Setup of run 1:
Design top_module, start of the top module:
module top_module(
    input  wire        clkr,
    input  wire        rst,
    input  wire        rxr,
    input  wire [4:0]  btnr,
    output wire        spr,
    output wire [7:0]  hr,
    output wire [7:0]  mr,
    output wire [4:0]  date,
    output wire [4:0]  month,
    output wire [7:0]  year,
    output wire [6:0]  seg,
    output wire [3:0]  an,
    output wire        dp
);
Size: about 1300 cells after synthesis, about 160 flip-flops, about 55 I/O pins, about 10000 µm² of cells after synthesis.
Settings: LEC_CHECK=0, ABC_AREA=0, CAP_MARGIN=0, CELL_PAD_IN_SITES_GLOBAL_PLACEMENT=0, CORE_MARGIN=2, CORE_UTILIZATION=72, CTS_CLUSTER_SIZE=56, GPL_ROUTABILITY_DRIVEN=1, GPL_TIMING_DRIVEN=1, HOLD_SLACK_MARGIN=-0.09, PLACE_DENSITY_LB_ADDON=0.0, SETUP_SLACK_MARGIN=1.69, SLEW_MARGIN=25, TNS_END_PERCENT=60; clock period 5.94 ns.
run.sh (not shown) runs the stock make flow with config.mk's settings and CLKGATE_MAP_FILE=.
Run 1: flow complete, layout not clean; failing: setup timing
## Diff of input files: run 2 against run 1
Settings: SETUP_SLACK_MARGIN removed (was 1.69); CTS_CLUSTER_SIZE removed (was 56); PLACE_DENSITY_LB_ADDON removed (was 0.0); CORE_UTILIZATION changed from 72 to 70; CAP_MARGIN changed from 0 to 20.
==> results <==
- [run 2] routed length per placed instance fell 0.85 µm relative to run 1
- In run 2 the implementation completed, yet the final layout does not meet the checks, the culprit being setup timing.
- No crash in run 1: every stage finished, but the layout fails its final checks due to setup timing.
- Setup slack of the critical path after layout up 0.055 ns in run 2 wrt run 1
- Run 2 has shortest clock period the worst path allows after layout below what run 1 had.
- Run 2 does worse than run 1 on cell area after layout.
- Changes observed in run 2 relative to run 1: number of non-clock buffers +24; sum of routed wire length over all layers down 2.9%; global-route wire length before repair fell 690 µm; sequential share of layout area moved down; sequential cell area in the final layout did not really move.
What run 3 does differently from run 2 at the input level:
Settings: changing SLEW_MARGIN from 25 to 20; removing HOLD_SLACK_MARGIN (formerly -0.09); removing GPL_TIMING_DRIVEN (formerly 1); changing CORE_UTILIZATION from 70 to 66; removing CELL_PAD_IN_SITES_GLOBAL_PLACEMENT (formerly 0); removing ABC_AREA (formerly 0); removing TNS_END_PERCENT (formerly 60); removing GPL_ROUTABILITY_DRIVEN (formerly 1); changing the clock period (ns, I/O delays scaled along) from 5.94 to 8.79.
Results
- Looking across run 2 and run 3, the single run that reached the end with no open violations was run 3.
- Setup slack at placement was lower in the run labelled run 2.
- Number of nets in the finished design, run 2 and run 3: smaller value in run 3
- Of run 2 and run 3, the higher combinational share of cell area belongs to run 3.
For run 4, these inputs were changed with respect to run 3:
Settings: TNS_END_PERCENT now 5, previously not set; CORE_UTILIZATION now 51, was 66; CTS_CLUSTER_SIZE now 50, previously not set; the clock period (ns, I/O delays scaled along) now 10.0, was 8.79.
==> results <==
Looking at clock share of power, run 4 sits above run 3.
The run showing the smaller setup slack after layout is run 3.
Against run 3, run 4 comes in 6.1 points lower on combined global-route utilization of all metal layers.
Compared with run 3, in run 4 total die size moved up, via count of the first global-routing pass moved down, met2 track demand over resource in global routing moved down, total power draw moved down.
Run 4 vs run 3, cell at the slowest stage of the critical path: ha_1 vs a2111oi_1
The inputs of run 5 differ from those of run 4 as listed below.
Settings: removing TNS_END_PERCENT (formerly 5); changing CORE_UTILIZATION from 51 to 40; setting SETUP_SLACK_MARGIN to -0.96 for the first time; setting CTS_CLUSTER_DIAMETER to 333 for the first time; changing CTS_CLUSTER_SIZE from 50 to 43; setting CELL_PAD_IN_SITES_GLOBAL_PLACEMENT to 2 for the first time.
==> results <==
Run 5 finished all stages; the layout is clean. Clock share of power, run 5 and run 4, lower one = run 5. Looking at proportion of cell area occupied by multi-input gates across run 5 and run 4, the one that comes out higher is run 4. Re layout filler cell count: run 4 was lower than run 5. On met1 capacity usage during global routing, the higher figure sits with run 4, not run 5. The total power reported for run 5 is smaller than that of run 4 by 0.027 mW. Summary of run 5 over run 4: non-clock buffer total of the final layout rose 3; global-route usage shrank by 2.5 points. Against run 4, run 5 reports a minimum clock period after layout that is lower. Run 5 vs run 4, part of the power in registers went up by 0.7 points. In the flow results for run 5 and run 4, the number of instances in the placed design is smaller on run 4.

---

the reference run:
top_module again, from the RTL that the note above started with.
Design top_module, start of the top module:
module top_module(
    input  wire        clkr,
    input  wire        rst,
    input  wire        rxr,
    input  wire [4:0]  btnr,
    output wire        spr,
    output wire [7:0]  hr,
    output wire [7:0]  mr,
    output wire [4:0]  date,
    output wire [4:0]  month,
    output wire [7:0]  year,
    output wire [6:0]  seg,
    output wire [3:0]  an,
    output wire        dp
);
    reg [4:0] btnr_prev;
    reg [4:0] btnr_sync;
    wire btn_time_edge;
    wire btn_date_edge;
    wire btn_stopwatch;
    wire btn_sw_reset;       
    wire btn_sw_startstop;   
    always @(posedge clkr) begin
        if (rst) begin
            btnr_sync <= 5'b0;
            btnr_prev <= 5'b0;
        end else begin
            btnr_sync <= btnr;
            btnr_prev <= btnr_sync;
        end
    end
    assign btn_time_edge = btnr_sync[0] && !btnr_prev[0];
    assign btn_date_edge = btnr_sync[1] && !btnr_prev[1];
    assign btn_stopwatch = btnr_sync[2];   
    assign btn_sw_reset = btnr_sync[3] && !btnr_prev[3];      
    assign btn_sw_startstop = btnr_sync[4] && !btnr_prev[4];  
    reg tx_start;
    reg [7:0] tx_data;
    wire tx_busy;
    wire tx_out;
    uart_tx #(
        .BAUD_RATE(9600),
        .CLOCK_FREQ(153_600)
    ) uart_tx_inst (
        .clk(clkr),
        .rst(rst),
        .tx_start(tx_start),
        .tx_data(tx_data),
        .tx(tx_out),
        .tx_busy(tx_busy)
    );
    assign spr = tx_out;
    reg [1:0] tx_state;
    localparam TX_IDLE = 0, TX_WAIT_BUSY = 1, TX_WAIT_DONE = 2;
    always @(posedge clkr) begin
        if (rst) begin
            tx_state <= TX_IDLE;
            tx_start <= 0;
        end else
        case(tx_state)
            TX_IDLE: begin
                tx_start <= 0;
                if (btn_time_edge) begin
                    tx_data <= 8'd0;
                    tx_start <= 1;
                    tx_state <= TX_WAIT_BUSY;
                end
                else if (btn_date_edge) begin
                    tx_data <= 8'd1;
                    tx_start <= 1;
                    tx_state <= TX_WAIT_BUSY;
                end
            end
            TX_WAIT_BUSY: begin
                tx_start <= 0;
                if (tx_busy) begin
                    tx_state <= TX_WAIT_DONE;
                end
  ...
Settings: LEC_CHECK=0, ABC_AREA=1, CAP_MARGIN=20, CORE_MARGIN=2, CORE_UTILIZATION=65, CTS_CLUSTER_SIZE=73, PLACE_DENSITY_LB_ADDON=0.03, SETUP_SLACK_MARGIN=1.51, SLEW_MARGIN=20; clock period 5.22 ns.
From the logs: the reference run reached the end of the flow and failed the layout checks with negative setup slack.
## Diff of input files: the trial run against the reference run
# the reference run
export LEC_CHECK = 0
export ABC_AREA = 1
export CAP_MARGIN = 20
export CORE_MARGIN = 2
export CORE_UTILIZATION = 65
export CTS_CLUSTER_SIZE = 73
export PLACE_DENSITY_LB_ADDON = 0.03
export SETUP_SLACK_MARGIN = 1.51
export SLEW_MARGIN = 20
create_clock -name core_clock -period 5.22 [get_ports {clkr}]
# the trial run
export LEC_CHECK = 0
export ABC_AREA = 1
export CAP_MARGIN = 20
export CORE_MARGIN = 2
export CORE_UTILIZATION = 65
export SLEW_MARGIN = 20
create_clock -name core_clock -period 4.92 [get_ports {clkr}]
Findings:
The layout from the trial run, despite a flow that completed every stage, fails the layout checks, with the failing checks listed as negative setup slack. Cell type of the slowest stage on the worst timing path: sky130_fd_sc_hd__dfxtp_4 -> the trial run, sky130_fd_sc_hd__dfxtp_2 -> the reference run. Capturing instance or port of the critical path: seg[6] -> the reference run, seg[0] -> the trial run. From the reference run to the trial run the numbers moved as follows: proportion of power drawn by combinational gates dropped 1.6 points, worst-case setup margin in the final layout went down by 190 ps, total net switching power higher. The trial run reports a lower logic depth of the worst setup path including buffers than the reference run does. From the reference run to the trial run the numbers moved as follows: worst hold slack now sits lower, final total power now sits higher, combinational cell area excluding buffers and inverters now sits lower. The reference run has higher worst setup slack before clock tree synthesis than the trial run.

---

Starting RTL as in the previous note.
Settings: LEC_CHECK=0, CAP_MARGIN=20, CELL_PAD_IN_SITES_GLOBAL_PLACEMENT=2, CORE_MARGIN=2, CORE_UTILIZATION=40, CTS_CLUSTER_DIAMETER=333, CTS_CLUSTER_SIZE=93, PLACE_DENSITY=0.42, SETUP_SLACK_MARGIN=-0.96, SLEW_MARGIN=20, TNS_END_PERCENT=15; clock period 10.0 ns.
The starting point completed without violations.
Next try:
- CAP_MARGIN: 20 -> 40
- CELL_PAD_IN_SITES_GLOBAL_PLACEMENT: 2 -> 3
- CORE_MARGIN: 2 -> 6
- CTS_CLUSTER_DIAMETER: 333 -> not set
- CTS_CLUSTER_SIZE: 93 -> not set
- HOLD_SLACK_MARGIN: not set -> 0.29
- PLACE_DENSITY: 0.42 -> not set
- SETUP_SLACK_MARGIN: -0.96 -> not set
- SLEW_MARGIN: 20 -> 10
- TNS_END_PERCENT: 15 -> not set
Effect: Utilization barely changes. Sequential power is about the same. Hold slack is better by 0.0048 ns. Cell count stays flat.
Next try:
- CAP_MARGIN: 40 -> 20
- CELL_PAD_IN_SITES_DETAIL_PLACEMENT: not set -> 1
- CORE_MARGIN: 6 -> 9
- CTS_CLUSTER_SIZE: not set -> 41
- GPL_ROUTABILITY_DRIVEN: not set -> 0
- GPL_TIMING_DRIVEN: not set -> 1
- HOLD_SLACK_MARGIN: 0.29 -> not set
- MIN_ROUTING_LAYER: not set -> met1
- PLACE_DENSITY_LB_ADDON: not set -> 0.29
- SETUP_SLACK_MARGIN: not set -> -0.82
- TNS_END_PERCENT: not set -> 50
=> Hold slack gets worse by 0.0065 ns. Total power went up by a few percent. Wire length rises by a little under a tenth. Final cell count barely changes.
Next try:
- CELL_PAD_IN_SITES_DETAIL_PLACEMENT: 1 -> not set
- CELL_PAD_IN_SITES_GLOBAL_PLACEMENT: 3 -> not set
- CORE_ASPECT_RATIO: not set -> 0.5
- CORE_UTILIZATION: 40 -> 58
- CTS_CLUSTER_DIAMETER: not set -> 400
- CTS_CLUSTER_SIZE: 41 -> 99
- GPL_ROUTABILITY_DRIVEN: 0 -> not set
- GPL_TIMING_DRIVEN: 1 -> not set
- MIN_ROUTING_LAYER: met1 -> not set
- PLACE_DENSITY_LB_ADDON: 0.29 -> not set
- SETUP_SLACK_MARGIN: -0.82 -> not set
- SLEW_MARGIN: 10 -> 20
- TNS_END_PERCENT: 50 -> 5
Outcome: The new run finished clean. Fmax hardly moves. Combinational power climbs by about 2%. Power climbs by about 0.4%. Sequential power drops by about 0.7%. Worst hold slack is better by 0.0053 ns.
Next try:
- CORE_ASPECT_RATIO: 0.5 -> not set
- CORE_MARGIN: 9 -> 7
- CORE_UTILIZATION: 58 -> 40
- CTS_CLUSTER_DIAMETER: 400 -> not set
- CTS_CLUSTER_SIZE: 99 -> 48
- PLACE_DENSITY: not set -> 0.42
- SETUP_SLACK_MARGIN: not set -> 0.88
- TNS_END_PERCENT: 5 -> 65
After rerunning:
- register-to-register slack degrades by 0.55 ns
- critical path depth rises by 5
- synthesized area stays the same
- worst setup slack is better by 0.21 ns
- final area increases by about 1.1%
- fmax went up by about 2.5%
- worst hold slack is about the same
- total power went up by 1.1%
- routed wire length climbs by about 8%
Power is estimated from default activity; no workload was simulated.
